==> inputs of run M <==
==> flow/design.v <==
module FIR_low_pass_filter(
	input clk,
	input rst,
	input [7:0]FIR_IN,
	output reg [16:0]FIR_OUT
);
reg[7:0] delay_pipeline1;
reg[7:0] delay_pipeline2;
reg[7:0] delay_pipeline3;
reg[7:0] delay_pipeline4;
reg[7:0] delay_pipeline5;
reg[7:0] delay_pipeline6;
reg[7:0] delay_pipeline7;
reg[7:0] delay_pipeline8;
reg[7:0] delay_pipeline9;
wire[7:0] coeff1 = 8'd7;	 
wire[7:0] coeff2 = 8'd5;
wire[7:0] coeff3 = 8'd51;
wire[7:0] coeff4 = 8'd135;
wire[7:0] coeff5 = 8'd179;
wire[7:0] coeff6 = 8'd135;
wire[7:0] coeff7 = 8'd51;
wire[7:0] coeff8 = 8'd5;
wire[7:0] coeff9 = 8'd7;
reg signed [16:0] multi_data1 ; 
reg signed [16:0] multi_data2 ;
reg signed [16:0] multi_data3 ;
reg signed [16:0] multi_data4 ;
reg signed [16:0] multi_data5 ;
reg signed [16:0] multi_data6 ;
reg signed [16:0] multi_data7 ;
reg signed [16:0] multi_data8 ;
reg signed [16:0] multi_data9 ;
always@(posedge clk or negedge rst)
if(!rst)
begin
	delay_pipeline1 <= 8'b0 ;
	delay_pipeline2 <= 8'b0 ;
	delay_pipeline3 <= 8'b0 ;
	delay_pipeline4 <= 8'b0 ;
	delay_pipeline5 <= 8'b0 ;
	delay_pipeline6 <= 8'b0 ;
	delay_pipeline7 <= 8'b0 ;
	delay_pipeline8 <= 8'b0 ;
	delay_pipeline9 <= 8'b0 ;
end
else
begin
	delay_pipeline1 <= FIR_IN;
	delay_pipeline2 <= delay_pipeline1 ;
	delay_pipeline3 <= delay_pipeline2 ;
	delay_pipeline4 <= delay_pipeline3 ;
	delay_pipeline5 <= delay_pipeline4 ;
	delay_pipeline6 <= delay_pipeline5 ;
	delay_pipeline7 <= delay_pipeline6 ;
	delay_pipeline8 <= delay_pipeline7 ;
	delay_pipeline9 <= delay_pipeline8 ;
end
always@(posedge clk or negedge rst)  
	if(!rst)
		multi_data1 <= 17'b0 ;
	else
		multi_data1 <= delay_pipeline1*coeff1 ;
always@(posedge clk or negedge rst)  
	if(!rst)
		multi_data2 <= 17'b0 ;
	else
		multi_data2 <= delay_pipeline2*coeff2 ;
always@(posedge clk or negedge rst)  
	if(!rst)
		multi_data3 <= 17'b0 ;
	else
		multi_data3 <= delay_pipeline3*coeff3 ;
always@(posedge clk or negedge rst)  
	if(!rst)
		multi_data4 <= 17'b0 ;
	else
		multi_data4 <= delay_pipeline4*coeff4 ;
always@(posedge clk or negedge rst)  
	if(!rst)
		multi_data5 <= 17'b0 ;
	else
		multi_data5 <= delay_pipeline5*coeff5 ;
always@(posedge clk or negedge rst)  
	if(!rst)
		multi_data6 <= 17'b0 ;
	else
		multi_data6 <= delay_pipeline6*coeff6 ;
always@(posedge clk or negedge rst)  
	if(!rst)
		multi_data7 <= 17'b0 ;
	else
		multi_data7 <= delay_pipeline7*coeff7 ;
always@(posedge clk or negedge rst)  
	if(!rst)
		multi_data8 <= 17'b0 ;
	else
		multi_data8 <= delay_pipeline8*coeff8 ;
always@(posedge clk or negedge rst)  
	if(!rst)
		multi_data9 <= 17'b0 ;
	else
		multi_data9 <= delay_pipeline9*coeff9 ;
always@(posedge clk or negedge rst)
	if(!rst)
		FIR_OUT <= 16'b0 ;
	else
		FIR_OUT <= multi_data1 + multi_data2 + multi_data3 + multi_data4 +multi_data5 + multi_data6 + multi_data7 + multi_data8 + multi_data9 ;
endmodule
==> flow/run.sh <==
#!/bin/bash
# the make line also repeats each setting of config.mk as NAME=value (left out here)
make -C /OpenROAD-flow-scripts/flow DESIGN_CONFIG=/design/flow/config.mk WORK_HOME=/design/flow/orfs CLKGATE_MAP_FILE= finish
==> flow/config.mk <==
export PLATFORM = sky130hd
export DESIGN_NAME = FIR_low_pass_filter
export DESIGN_NICKNAME = FIR_low_pass_filter
export VERILOG_FILES = /design/flow/design.v
export SDC_FILE = /design/flow/constraint.sdc
export NUM_CORES = 4
export LEC_CHECK = 0
export ABC_AREA = 0
export CAP_MARGIN = 30
export CELL_PAD_IN_SITES_DETAIL_PLACEMENT = 1
export CELL_PAD_IN_SITES_GLOBAL_PLACEMENT = 2
export CORE_ASPECT_RATIO = 1.92
export CORE_MARGIN = 9
export CORE_UTILIZATION = 40
export CTS_CLUSTER_DIAMETER = 293
export CTS_CLUSTER_SIZE = 32
export GPL_ROUTABILITY_DRIVEN = 1
export HOLD_SLACK_MARGIN = 0.09
export MAX_ROUTING_LAYER = met5
export MIN_ROUTING_LAYER = met2
export PLACE_DENSITY_LB_ADDON = 0.26
export SETUP_SLACK_MARGIN = 0.55
export SLEW_MARGIN = 40
export TNS_END_PERCENT = 15
==> flow/constraint.sdc <==
create_clock -name core_clock -period 4.02 [get_ports {clk}]
set_input_delay 0.8040 -clock core_clock [delete_from_list [all_inputs] [get_ports {clk}]]
set_output_delay 0.8040 -clock core_clock [all_outputs]
set_load 0.01 [all_outputs]
==> run K: changes against run M <==
==> flow/config.mk (replaced) <==
export PLATFORM = sky130hd
export DESIGN_NAME = FIR_low_pass_filter
export DESIGN_NICKNAME = FIR_low_pass_filter
export VERILOG_FILES = /design/flow/design.v
export SDC_FILE = /design/flow/constraint.sdc
export NUM_CORES = 4
export LEC_CHECK = 0
export ABC_AREA = 1
export CAP_MARGIN = 20
export CORE_ASPECT_RATIO = 1.32
export CORE_MARGIN = 2
export CORE_UTILIZATION = 72
export SLEW_MARGIN = 20
export TNS_END_PERCENT = 50
==> flow/constraint.sdc (replaced) <==
create_clock -name core_clock -period 3.71 [get_ports {clk}]
set_input_delay 0.7420 -clock core_clock [delete_from_list [all_inputs] [get_ports {clk}]]
set_output_delay 0.7420 -clock core_clock [all_outputs]
set_load 0.01 [all_outputs]
==> run Y: changes against run M <==
==> flow/config.mk (replaced) <==
export PLATFORM = sky130hd
export DESIGN_NAME = FIR_low_pass_filter
export DESIGN_NICKNAME = FIR_low_pass_filter
export VERILOG_FILES = /design/flow/design.v
export SDC_FILE = /design/flow/constraint.sdc
export NUM_CORES = 4
export LEC_CHECK = 0
export CAP_MARGIN = 20
export CORE_MARGIN = 2
export CORE_UTILIZATION = 72
export CTS_CLUSTER_DIAMETER = 391
export CTS_CLUSTER_SIZE = 98
export SLEW_MARGIN = 20
==> flow/constraint.sdc (replaced) <==
create_clock -name core_clock -period 7.0 [get_ports {clk}]
set_input_delay 1.4000 -clock core_clock [delete_from_list [all_inputs] [get_ports {clk}]]
set_output_delay 1.4000 -clock core_clock [all_outputs]
set_load 0.01 [all_outputs]
==> comparison <==
- Setup slack, highest first: run Y, run K, run M.
- Count of clock-buffer cells in the layout: run M < run Y < run K.
- Run M reached the layout checks and failed them: negative setup slack. Run Y finished clean. Run K reached the layout checks and failed them: negative setup slack.
- Of run K and run M, run K has the higher synthesized cell count (gap 27%, measured against run M).
- The highest wire length belongs to run M, the lowest to run Y.
- Between run M and run Y, the lower worst hold slack is in run M (gap 0.071 ns).
- The highest clock skew belongs to run M, the lowest to run K.
- In sequential cell count, run Y and run M do not differ.
- First-iteration DRC count: run M > run K > run Y.
- Between run Y and run M, the lower die size is in run Y (gap 51%, measured against run M).
